## the baseline
==> flow/design.v (excerpt) <==
module mac_unit(input clk,en,clr,
                input [15:0]a,b,
                output [39:0]c);
For scale: ~2,300 cells after synthesis, ~170 flip-flops, roughly 75 I/O pins, ~0.017 sq mm of cells after synthesis.
export LEC_CHECK = 0
export ABC_AREA = 1
export CAP_MARGIN = 5
export CELL_PAD_IN_SITES_DETAIL_PLACEMENT = 0
export CELL_PAD_IN_SITES_GLOBAL_PLACEMENT = 0
export CORE_MARGIN = 2
export CORE_UTILIZATION = 72
export CTS_CLUSTER_DIAMETER = 103
export CTS_CLUSTER_SIZE = 34
export GPL_ROUTABILITY_DRIVEN = 0
export MAX_ROUTING_LAYER = met4
export PLACE_DENSITY_LB_ADDON = 0.01
export SETUP_SLACK_MARGIN = -1.06
export SLEW_MARGIN = 30
create_clock -name core_clock -period 11.3 [get_ports {clk}]
run.sh (not shown) runs the stock make flow with config.mk's settings and CLKGATE_MAP_FILE=.
[the baseline] flow finished | final checks: failed | reasons: setup timing
#### Input delta (the candidate over the baseline)
==> flow/config.mk <==
export PLATFORM = sky130hd
export DESIGN_NAME = mac_unit
export DESIGN_NICKNAME = mac_unit
export VERILOG_FILES = /design/flow/design.v
export SDC_FILE = /design/flow/constraint.sdc
export NUM_CORES = 4
export LEC_CHECK = 0
export ABC_AREA = 1
export CAP_MARGIN = 25
export CELL_PAD_IN_SITES_DETAIL_PLACEMENT = 0
export CELL_PAD_IN_SITES_GLOBAL_PLACEMENT = 1
export CORE_MARGIN = 2
export CORE_UTILIZATION = 72
export CTS_CLUSTER_SIZE = 34
export GPL_ROUTABILITY_DRIVEN = 0
export MAX_ROUTING_LAYER = met4
export PLACE_DENSITY = 0.63
export SETUP_SLACK_MARGIN = 1.89
export SLEW_MARGIN = 20
==> flow/constraint.sdc <==
create_clock -name core_clock -period 7.58 [get_ports {clk}]
set_input_delay 1.5160 -clock core_clock [delete_from_list [all_inputs] [get_ports {clk}]]
set_output_delay 1.5160 -clock core_clock [all_outputs]
set_load 0.01 [all_outputs]
[summary]
As far as area reported by Yosys stat goes, the candidate and the baseline are indistinguishable; the numbers are identical.
As far as synthesized instance count is concerned, the candidate and the baseline perform about the same.
The candidate vs. the baseline: core footprint has remained practically unchanged; die footprint was more or less identical; xor/xnor share of the synthesized area flat.
Flow for the candidate halted at 3_1_place_gp_skip_io, error code GPL-0301.
From the candidate to the baseline, synthesized area per cell did not move at all.
Re netlist area before placement: no difference whatsoever between the baseline and the candidate.

---

## run 1
mac_unit again, from the RTL that the note above started with.
Settings: LEC_CHECK=0, ABC_AREA=0, CAP_MARGIN=25, CELL_PAD_IN_SITES_DETAIL_PLACEMENT=0, CELL_PAD_IN_SITES_GLOBAL_PLACEMENT=1, CORE_MARGIN=9, CORE_UTILIZATION=40, CTS_CLUSTER_DIAMETER=254, CTS_CLUSTER_SIZE=34, GPL_ROUTABILITY_DRIVEN=0, GPL_TIMING_DRIVEN=0, MAX_ROUTING_LAYER=met4, PLACE_DENSITY=0.63, SETUP_SLACK_MARGIN=-0.46, SLEW_MARGIN=20, TNS_END_PERCENT=5; clock period 7.58 ns.
Run 1: flow complete, layout not clean; failing: setup timing
Input-level comparison between run 2 and run 1:
- removing TNS_END_PERCENT (formerly 5)
- changing CTS_CLUSTER_DIAMETER from 254 to 68
- removing GPL_TIMING_DRIVEN (formerly 0)
- changing CAP_MARGIN from 25 to 5
- removing PLACE_DENSITY (formerly 0.63)
- changing CORE_UTILIZATION from 40 to 72
- changing SETUP_SLACK_MARGIN from -0.46 to 2.05
- changing CTS_CLUSTER_SIZE from 34 to 17
- changing CORE_MARGIN from 9 to 2
- changing the clock period (ns, I/O delays scaled along) from 7.58 to 6.93
## What came out
- There was hardly any difference in summed standard-cell area reported by yosys between run 2 and run 1.
- Run 2 against run 1: standard-cell row count now sits lower; die width now sits lower.
- As far as proportion of synthesized flip-flops having asynchronous set or reset goes, run 2 and run 1 are indistinguishable; the numbers are identical.
- Comparing run 2 against run 1, there is no change at all in share of cell area taken by muxes after synthesis.
- Summary of run 2 over run 1: total standard cell area after synthesis level, fraction of the core area occupied by cells at floorplan went up 33 points, area fraction in full adders, half adders and majority gates held steady, flop and latch count out of synthesis held steady, post-synthesis sequential area ratio held.
- Run 2 never completed; the flow aborted with a tool error in 3_1_place_gp_skip_io.
- Where die size is concerned, run 1 is outperformed by run 2.
Input-level comparison between run 3 and run 2:
- a deleted CTS_CLUSTER_DIAMETER that had been 68
- a change of SETUP_SLACK_MARGIN from 2.05 to -0.49
- a change of ABC_AREA from 0 to 1
[summary]
As the logs show, run 3 stopped at 3_1_place_gp_skip_io after a tool error, so it never reached the end of the flow.
Per the comparison of run 3 with run 2, die size went up by about 10%; synthesis-stage register bit count did not really move.
Distinct cell type count of the synthesized netlist was lower in the run labelled run 3.
Compared with run 2, in run 3 number of cell rows now larger, post-synthesis net count now larger, overall die height now larger.
Higher synthesized-area fraction occupied by xor and xnor cells among run 3 and run 2: run 2
Run 2 -> run 3: synthesized area increased by more than 10%
The synthesized chip area reported by yosys reported for run 3 is greater than that of run 2 by 10%.
Run 2 has higher adder-cell share of the synthesized area than run 3.
Measured against run 2, the cell count in the Yosys report of run 3 comes out at 1.4 times the reference value.
diff inputs: run 3 => run 4
- SLEW_MARGIN now 30, was 20
- PLACE_DENSITY now 0.63, previously not set
- CTS_CLUSTER_SIZE now 34, was 17
- CELL_PAD_IN_SITES_GLOBAL_PLACEMENT now 0, was 1
- SETUP_SLACK_MARGIN now -0.46, was -0.49
- the clock period (ns, I/O delays scaled along) now 11.3, was 6.93
## What came out
Looking at the logs for run 3 and run 4, the single run that did not finish was run 3. Flow for run 3 halted at 3_1_place_gp_skip_io, error code GPL-0301. From run 3 to run 4, total core area did not move at all. From run 3 to run 4, area after synthesis did not move at all. As far as post-synthesis register bit count goes, run 3 and run 4 are indistinguishable; the numbers are identical.
